==> job 5756: inputs <==
## openNocTop
module openNocTop #(parameter X=2,Y=2,data_width=32, x_size=1, y_size=1,total_width=(x_size+y_size+data_width),sw_no=X*Y)
(
input wire clk,
input wire rstn,
input wire [(X*Y)-1:0] r_valid_pe,
input wire [(total_width*X*Y)-1:0] r_data_pe,
output wire [(X*Y)-1:0] r_ready_pe,
output wire [(X*Y)-1:0] w_valid_pe,
output wire [(total_width*X*Y)-1:0] w_data_pe
);
Settings: LEC_CHECK=0, ABC_AREA=0, CAP_MARGIN=5, CELL_PAD_IN_SITES_DETAIL_PLACEMENT=2, CORE_ASPECT_RATIO=1.63, CORE_MARGIN=10, CORE_UTILIZATION=34, CTS_CLUSTER_SIZE=94, GPL_ROUTABILITY_DRIVEN=0, GPL_TIMING_DRIVEN=1, MAX_ROUTING_LAYER=met4, SETUP_SLACK_MARGIN=-0.39, SLEW_MARGIN=15, TNS_END_PERCENT=80; clock period 4.73 ns.
run.sh (not shown) runs the stock make flow with config.mk's settings and CLKGATE_MAP_FILE=.
==> job 1279: changes against job 5756 <==
==> flow/config.mk (replaced) <==
export PLATFORM = sky130hd
export DESIGN_NAME = openNocTop
export DESIGN_NICKNAME = openNocTop
export VERILOG_FILES = /design/flow/design.v
export SDC_FILE = /design/flow/constraint.sdc
export NUM_CORES = 4
export LEC_CHECK = 0
export CAP_MARGIN = 20
export CORE_MARGIN = 2
export CORE_UTILIZATION = 40
export SLEW_MARGIN = 20
==> flow/constraint.sdc (replaced) <==
create_clock -name core_clock -period 3.94 [get_ports {clk}]
set_input_delay 0.7880 -clock core_clock [delete_from_list [all_inputs] [get_ports {clk}]]
set_output_delay 0.7880 -clock core_clock [all_outputs]
set_load 0.01 [all_outputs]
==> job 7648: changes against job 5756 <==
==> flow/config.mk (replaced) <==
export PLATFORM = sky130hd
export DESIGN_NAME = openNocTop
export DESIGN_NICKNAME = openNocTop
export VERILOG_FILES = /design/flow/design.v
export SDC_FILE = /design/flow/constraint.sdc
export NUM_CORES = 4
export LEC_CHECK = 0
export CAP_MARGIN = 20
export CORE_MARGIN = 2
export CORE_UTILIZATION = 57
export SLEW_MARGIN = 20
==> flow/constraint.sdc (replaced) <==
create_clock -name core_clock -period 3.94 [get_ports {clk}]
set_input_delay 0.7880 -clock core_clock [delete_from_list [all_inputs] [get_ports {clk}]]
set_output_delay 0.7880 -clock core_clock [all_outputs]
set_load 0.01 [all_outputs]
==> qor summary <==
item	job 7648	job 5756	job 1279
Cell area reported after detailed placement	31,000 um2	31,000 um2	31,500 um2
DR vias	28,000	28,900	27,100
Number of clock buffers in the layout	57	54	65
Share of total power in the clock network	14.0%	13.0%	14.6%
Library cell contributing the largest single delay on the critical path	sky130_fd_sc_hd__or3b_2	sky130_fd_sc_hd__o21ai_1	sky130_fd_sc_hd__edfxtp_1
Pin count of the biggest net entering global routing	82	66	66
Global routing usage on met1	60.0%	39.5%	48.2%
Switching power summed over all nets	0.0149 W	0.0140 W	0.0152 W
Rel. slew slack	22.6%	18.8%	18.0%
Count of antenna diodes in the layout	1	9	0
Switching share of power	46.2%	50.0%	46.4%
Worst hold slack across all endpoints	0.680 ns	0.682 ns	0.667 ns
Routed length on met1	39.0 mm	55.5 mm	50.7 mm
All-layer global routing usage	45.6%	34.2%	35.6%
OpenROAD warnings	28	26	26
GRT met3 Usage	12.8%	5.95%	8.40%
Number of buffer and inverter stages on the critical path	1	2	2
Initial antenna violation count	3	7	3
Combinational fraction of design power	47.9%	48.0%	47.7%
Worst Path Max Fanout	23	12	12
Data required time at the worst endpoint	4.25 ns	3.78 ns	3.15 ns
Clk slew on worst S/H paths	0.06 ns	0.07 ns	0.06 ns
Areal power density over the cells	989 nW/um2	862 nW/um2	990 nW/um2
Run status	complete, no violations	complete, no violations	complete, no violations
Combined area of the multi-input logic cells	13,500 um2	13,600 um2	13,500 um2
Design internal power	0.0173 W	0.0140 W	0.0176 W

* * *

==> branch juniper <==
==> flow/design.v <==
module nbyn #(parameter x_coord ='d0,parameter y_coord='d0,X=2,Y=2,data_width=32, x_size=1, y_size=1,total_width=(x_size+y_size+data_width),sw_no=X*Y)  
(
input wire clk,
input wire rstn,
input wire i_ready_r,
input wire i_ready_t,
input wire i_valid_l,
input wire i_valid_b,
input wire i_valid_pe,
output wire o_ready_l,
output wire o_ready_b,
output reg  o_ready_pe,
output reg o_valid_r,
output reg o_valid_t,
output reg o_valid_pe,
input wire [total_width-1:0] i_data_l,
input wire [total_width-1:0] i_data_b,
input wire [total_width-1:0] i_data_pe,
output reg [total_width-1:0] o_data_r,
output reg [total_width-1:0] o_data_t,
output reg [total_width-1:0] o_data_pe
);
wire leftToPe;
wire bottomToPe;
wire peTope;
reg  leftToRight;
reg leftToTop;
reg bottomToRight;
reg bottomToTop;
wire peToTop;
wire peToRight;
assign  o_ready_l = 1'b1;
assign  o_ready_b = 1'b1;
assign leftToPe = ((i_data_l[x_size-1:0]==x_coord) & (i_data_l[x_size+y_size-1:x_size]==y_coord) & i_valid_l);
always @(*)
begin
    if(i_valid_l)
    begin
        if(i_data_l[x_size-1:0]!=x_coord)
        begin
            leftToTop = 1'b0;
            leftToRight = 1'b1;
        end
        else if(i_data_l[x_size+y_size-1:x_size]!=y_coord)
        begin
            leftToTop   = 1'b1;
            leftToRight = 1'b0;
        end
        else
        begin
            leftToTop   = 1'b0;
            leftToRight = 1'b0;
        end
    end
    else
    begin
         leftToTop = 1'b0;
         leftToRight = 1'b0;
    end
end
always @(*)
begin
    if(i_valid_b)
    begin
        if(i_data_b[x_size+y_size-1:x_size]!=y_coord)
        begin
            bottomToTop   = 1'b1;
            bottomToRight = 1'b0;
        end
        else if(i_data_b[x_size-1:0]!=x_coord)
        begin
            bottomToTop = 1'b0;
            bottomToRight = 1'b1;
        end
        else
        begin
            bottomToTop   = 1'b0;
            bottomToRight = 1'b0;
        end
    end
    else
    begin
         bottomToTop = 1'b0;
         bottomToRight = 1'b0;
    end
end
assign bottomToPe = ((i_data_b[x_size-1:0]==x_coord) & (i_data_b[x_size+y_size-1:x_size]==y_coord) & i_valid_b);
assign peTope = ((i_data_pe[x_size-1:0]==x_coord) & (i_data_pe[x_size+y_size-1:x_size]==y_coord) & i_valid_pe & o_ready_pe);
assign peToRight = ((i_data_pe[x_size-1:0]!=x_coord) & i_valid_pe & o_ready_pe);
assign peToTop = (~peToRight & (i_data_pe[x_size+y_size-1:x_size]!=y_coord) & i_valid_pe & o_ready_pe);
always @(*)
begin
	if((~leftToRight & ~leftToTop) | (~bottomToTop & ~bottomToRight))
	begin
		o_ready_pe = 1'b1;
	end
	else
	begin
		o_ready_pe = 1'b0;
	end
end
always @(posedge clk)
begin
	if(!rstn)
		o_valid_r <=1'b0;
	if(bottomToRight) 
	begin
		o_data_r  <= i_data_b;
		o_valid_r <= 1'b1;
	end
	else if(leftToTop)
	begin
		if(bottomToTop)
		begin
			o_data_r <= i_data_b;
			o_valid_r <= 1'b1;
		end
		else if(peToTop|peToRight)
		begin
			o_data_r <= i_data_pe;
			o_valid_r <= 1'b1;
		end
		else if(bottomToPe & peTope)
		begin
			o_data_r <= i_data_b;
			o_valid_r <= 1'b1;
		end
		else
			o_valid_r <= 1'b0;
	end
	else if(peToTop)
	begin
		if(bottomToTop)
		begin
			o_data_r  <= i_data_b;
			o_valid_r <= 1'b1;
		end
		else if(leftToRight)
		begin
			o_data_r  <= i_data_l;
			o_valid_r <= 1'b1;
		end
		else if(bottomToPe & leftToPe)
		begin
			o_data_r  <= i_data_l;
			o_valid_r <= 1'b1;
		end
		else
			o_valid_r <= 1'b0;
	end
	else if(leftToPe & bottomToPe)
	begin
		o_data_r  <= i_data_l;
		o_valid_r <= 1'b1;
	end
	else if(leftToPe & peTope)
	begin
		o_data_r <= i_data_l;
		o_valid_r <= 1'b1;
	end
	else if(leftToRight)
	begin
		o_data_r  <= i_data_l;
		o_valid_r <= 1'b1;
	end
	else if(peToRight)
	begin
		o_data_r <=i_data_pe;
		o_valid_r <=1'b1;
	end
	else
	begin
		o_valid_r <=1'b0;
	end
end
always @(posedge clk)
begin
	if(!rstn)
		o_valid_t <= 1'b0;
	else if(bottomToRight) 
	begin
		if(leftToRight|leftToTop)
		begin
			o_data_t <= i_data_l;
			o_valid_t <= 1'b1;
		end
		else if(peToRight|peToTop)  
		begin
			o_data_t <= i_data_pe;
			o_valid_t <= 1'b1;
		end
		else if(leftToPe & peTope)
		begin
			o_data_t <= i_data_l;
			o_valid_t <= 1'b1;
		end
		else
			o_valid_t <= 1'b0;
	end
	else if(leftToTop)
	begin
		o_data_t <= i_data_l;
		o_valid_t <= 1'b1;
	end
	else if(peToTop)
	begin
		o_data_t  <= i_data_pe;
		o_valid_t <= 1'b1;
	end
	else if(leftToRight)
	begin
		if(bottomToTop)
		begin
			o_data_t <= i_data_b;
			o_valid_t <= 1'b1;
		end
		else if(peToRight)
		begin
			o_data_t <= i_data_pe;
			o_valid_t <= 1'b1;
		end
		else if(bottomToPe & peTope)
		begin
			o_data_t <= i_data_b;
			o_valid_t <= 1'b1;
		end
		else
			o_valid_t <= 1'b0;
	end
	else if(leftToPe & bottomToPe) 
	begin
		if(peToRight|peToTop)
		begin
			o_data_t <= i_data_pe;
			o_valid_t <= 1'b1;
		end
		else if(peTope)
		begin
			o_data_t <= i_data_b;
			o_valid_t <= 1'b1;
		end
		else
			o_valid_t <= 1'b0;
	end
	else if(bottomToPe & peTope)
	begin
		o_data_t <= i_data_b;
		o_valid_t <= 1'b1;
	end
	else if(bottomToTop)
	begin
		o_data_t <=i_data_b;
		o_valid_t <=1'b1;
	end
	else if(peToTop)
	begin
		o_data_t <= i_data_pe;
		o_valid_t <= 1'b1;
	end
	else
		o_valid_t <= 1'b0;
end
always @(posedge clk)
begin
	if(!rstn)
		o_valid_pe <= 1'b0; 
	else if(peTope)
	begin
		o_data_pe <= i_data_pe;
		o_valid_pe <=1'b1;
	end
	else if(bottomToPe)
	begin
		o_data_pe  <= i_data_b;
		o_valid_pe <= 1'b1;
	end
	else if(leftToPe)
	begin
		o_data_pe <= i_data_l;
		o_valid_pe <= 1'b1;
	end
	else
		o_valid_pe <=1'b0;
end
endmodule
module openNocTop #(parameter X=2,Y=2,data_width=32, x_size=1, y_size=1,total_width=(x_size+y_size+data_width),sw_no=X*Y)
(
input wire clk,
input wire rstn,
input wire [(X*Y)-1:0] r_valid_pe,
input wire [(total_width*X*Y)-1:0] r_data_pe,
output wire [(X*Y)-1:0] r_ready_pe,
output wire [(X*Y)-1:0] w_valid_pe,
output wire [(total_width*X*Y)-1:0] w_data_pe
);
wire  r_ready_r[X*Y-1:0];
wire  r_ready_t[X*Y-1:0];
wire  r_valid_l[X*Y-1:0];
wire  r_valid_b[X*Y-1:0];
wire  w_ready_l[X*Y-1:0];
wire  w_ready_b[X*Y-1:0];
wire  w_valid_r[X*Y-1:0];
wire  w_valid_t[X*Y-1:0];
wire [total_width-1:0]  w_data_r[X*Y-1:0];
wire [total_width-1:0]  w_data_t[X*Y-1:0];
generate
genvar x, y; 
for (x=0;x<X;x=x+1) begin:xs
   for (y=0; y<Y; y=y+1) begin:ys
      if(x==0 & y==0)
	     begin: instnce
		     nbyn #(.x_coord(x),.y_coord(y),.X(X),.Y(Y),.data_width(data_width), .x_size(x_size), .y_size(y_size),.total_width(total_width))
			   nbyn_instance(
			         .clk(clk), 
			         .rstn(rstn),     
                     .i_ready_r(r_ready_r[(y*X)+x]),    
			         .i_ready_t(r_ready_t[(y*X)+x]), 
					 .i_valid_l(w_valid_r[(y*X)+x+X-1]),
					 .i_valid_b(w_valid_t[(y*X)+x+(Y-1)*X]), 
					 .i_valid_pe(r_valid_pe[x+X*y:x+X*y]),
					 .o_ready_l(r_ready_r[(y*X)+x+X-1]),	 
					 .o_ready_b(r_ready_t[(y*X)+x+(Y-1)*X]), 
                     .o_ready_pe(r_ready_pe[x+X*y:x+X*y]),					 
					 .o_valid_r(w_valid_r[y*X+x]),
					 .o_valid_t(w_valid_t[y*X+x]), 
					 .o_valid_pe(w_valid_pe[x+X*y:x+X*y]),
					 .i_data_l(w_data_r[(y*X)+x+X-1]),	
                     .i_data_b(w_data_t[(y*X)+x+(Y-1)*X]), 
                     .o_data_r(w_data_r[y*X+x]),
                     .o_data_t(w_data_t[y*X+x]), 
					 .i_data_pe(r_data_pe[(total_width*x)+(total_width*X*y)+:total_width]),
					 .o_data_pe(w_data_pe[(total_width*x)+(total_width*X*y)+:total_width])
					 );
		 end
       else if(x!=0 & y==0)
	     begin: instnce
              nbyn #(.x_coord(x),.y_coord(y),.X(X),.Y(Y),.data_width(data_width), .x_size(x_size), .y_size(y_size),.total_width(total_width))
			     nbyn_instance(		  
			         .clk(clk), 
			         .rstn(rstn),     
                     .i_ready_r(r_ready_r[(y*X)+x]),     
			         .i_ready_t(r_ready_t[(y*X)+x]),
					 .i_valid_l(w_valid_r[(y*X)+x-1]),		
					 .i_valid_b(w_valid_t[(y*X)+x+(Y-1)*X]),
					 .i_valid_pe(r_valid_pe[x+X*y:x+X*y]),
					 .o_ready_l(r_ready_r[(y*X)+x-1]),		
					 .o_ready_b(r_ready_t[(y*X)+x+(Y-1)*X]),
					 .o_ready_pe(r_ready_pe[x+X*y:x+X*y]),
					 .o_valid_r(w_valid_r[(y*X)+x]),					  
					 .o_valid_t(w_valid_t[(y*X)+x]),
                     .o_valid_pe(w_valid_pe[x+X*y:x+X*y]),					 
					 .i_data_l(w_data_r[(y*X)+x-1]),			
                     .i_data_b(w_data_t[(y*X)+x+(Y-1)*X]),
                     .o_data_r(w_data_r[(y*X)+x]),
                     .o_data_t(w_data_t[(y*X)+x]),
					 .i_data_pe(r_data_pe[(total_width*x)+(total_width*X*y)+:total_width]),
					 .o_data_pe(w_data_pe[(total_width*x)+(total_width*X*y)+:total_width]));
		 end
      else if(x==0 & y!=0 )
	     begin: instnce
		     nbyn #(.x_coord(x),.y_coord(y),.X(X),.Y(Y),.data_width(data_width), .x_size(x_size), .y_size(y_size),.total_width(total_width))
			    nbyn_instance(
			         .clk(clk),   
			         .rstn(rstn),   
                     .i_ready_r(r_ready_r[(y*X)+x]),     
			         .i_ready_t(r_ready_t[(y*X)+x]),
					 .i_valid_l(w_valid_r[(y*X)+x+X-1]),						  
					 .i_valid_b(w_valid_t[(y*X)+x-X]),
                     .i_valid_pe(r_valid_pe[x+X*y:x+X*y]),					 
					 .o_ready_l(r_ready_r[(y*X)+x+X-1]),						  
					 .o_ready_b(r_ready_t[(y*X)+x-X]),
					 .o_ready_pe(r_ready_pe[x+X*y:x+X*y]),
					 .o_valid_r(w_valid_r[(y*X)+x]),						  
					 .o_valid_t(w_valid_t[(y*X)+x]),
					   .o_valid_pe(w_valid_pe[x+X*y:x+X*y]),	
					 .i_data_l(w_data_r[(y*X)+x+X-1]),						 
                     .i_data_b(w_data_t[(y*X)+x-X]),
                     .o_data_r(w_data_r[(y*X)+x]),
                     .o_data_t(w_data_t[(y*X)+x]),
					 .i_data_pe(r_data_pe[(total_width*x)+(total_width*X*y)+:total_width]),
					 .o_data_pe(w_data_pe[(total_width*x)+(total_width*X*y)+:total_width]))
					 ;
		 end		 
      else if(x!=0 & y!=0)
	     begin: instnce
		     nbyn #(.x_coord(x),.y_coord(y),.X(X),.Y(Y),.data_width(data_width), .x_size(x_size), .y_size(y_size),.total_width(total_width))
			    nbyn_instance(
			         .clk(clk),
			         .rstn(rstn),      
                     .i_ready_r(r_ready_r[(y*X)+x]),     
			         .i_ready_t(r_ready_t[(y*X)+x]),
					 .i_valid_l(w_valid_r[(y*X)+x-1]),						  
					 .i_valid_b(w_valid_t[(y*X)+x-X]),
					 .i_valid_pe(r_valid_pe[x+X*y:x+X*y]),	
					 .o_ready_l(r_ready_r[(y*X)+x-1]),						  
					 .o_ready_b(r_ready_t[(y*X)+x-X]),
					 .o_ready_pe(r_ready_pe[x+X*y:x+X*y]),
					 .o_valid_r(w_valid_r[(y*X)+x]),						  
					 .o_valid_t(w_valid_t[(y*X)+x]),
				     .o_valid_pe(w_valid_pe[x+X*y:x+X*y]),
					 .i_data_l(w_data_r[(y*X)+x-1]),						 
                     .i_data_b(w_data_t[(y*X)+x-X]),
                     .o_data_r(w_data_r[(y*X)+x]),
                     .o_data_t(w_data_t[(y*X)+x]),
					 .i_data_pe(r_data_pe[(total_width*x)+(total_width*X*y)+:total_width]),
					 .o_data_pe(w_data_pe[(total_width*x)+(total_width*X*y)+:total_width]));
		    end
	    end
      end			
endgenerate 
endmodule
==> flow/run.sh <==
#!/bin/bash
# the make line also repeats each setting of config.mk as NAME=value (left out here)
make -C /OpenROAD-flow-scripts/flow DESIGN_CONFIG=/design/flow/config.mk WORK_HOME=/design/flow/orfs CLKGATE_MAP_FILE= finish
==> flow/config.mk <==
export PLATFORM = sky130hd
export DESIGN_NAME = openNocTop
export DESIGN_NICKNAME = openNocTop
export VERILOG_FILES = /design/flow/design.v
export SDC_FILE = /design/flow/constraint.sdc
export NUM_CORES = 4
export LEC_CHECK = 0
export ABC_AREA = 1
export CAP_MARGIN = 20
export CORE_MARGIN = 2
export CORE_UTILIZATION = 68
export CTS_CLUSTER_DIAMETER = 204
export CTS_CLUSTER_SIZE = 100
export SLEW_MARGIN = 20
==> flow/constraint.sdc <==
create_clock -name core_clock -period 2.3 [get_ports {clk}]
set_input_delay 0.4600 -clock core_clock [delete_from_list [all_inputs] [get_ports {clk}]]
set_output_delay 0.4600 -clock core_clock [all_outputs]
set_load 0.01 [all_outputs]
==> inputs of branch tundra, as changes to branch juniper <==
Settings changed: ABC_AREA 1 to 0, CELL_PAD_IN_SITES_DETAIL_PLACEMENT from default to 0, CORE_ASPECT_RATIO from default to 0.92, CORE_UTILIZATION 68 to 72, CTS_CLUSTER_DIAMETER 204 to default, CTS_CLUSTER_SIZE 100 to 79, GPL_TIMING_DRIVEN from default to 1, PLACE_DENSITY_LB_ADDON from default to 0.0, SETUP_SLACK_MARGIN from default to -0.39, TNS_END_PERCENT from default to 80.
==> flow/constraint.sdc (replaced) <==
create_clock -name core_clock -period 5.01 [get_ports {clk}]
set_input_delay 1.0020 -clock core_clock [delete_from_list [all_inputs] [get_ports {clk}]]
set_output_delay 1.0020 -clock core_clock [all_outputs]
set_load 0.01 [all_outputs]
==> results <==
Branch tundra went through all stages and came out clean. Branch juniper never finished: it broke off in 5_1_grt with GRT-0232. Against branch tundra, the synthesized area of branch juniper is higher by about 32%. Against branch juniper, the die size of branch tundra is smaller by about 28%. In branch juniper the synthesized cell count is higher than in branch tundra, by about 100%.
==> figures <==
                                                               branch juniper              branch tundra
Gate count of the mapped netlist                                         5627                       2869
H-tree lvl count                                                            1                          2
Number of nets at floorplan                                              5769                       3011
Run status                                                     did not finish             finished clean
Stage where the flow stopped                                          5_1_grt                          -
Half-perimeter wire length after detailed placement                 108800 um                   72870 um
Most instantiated library cell after synthesis       sky130_fd_sc_hd__nand2_1  sky130_fd_sc_hd__edfxtp_1
Post-CTS setup buffer count                                                19                          0
Resized cells post-CTS                                                     56                          0
Mux contribution to synthesized area                                        0                    0.03487
Mapped Avg Cell Area                                               6.332 um^2                 9.406 um^2
Area of the die                                                    54240 um^2                 39050 um^2
Number of rows in the core area                                            83                         68
Vertical die dimension                                               232.9 um                   189.7 um
CTS buffer count                                                            9                         45
Power and IR drop assume default switching activity.
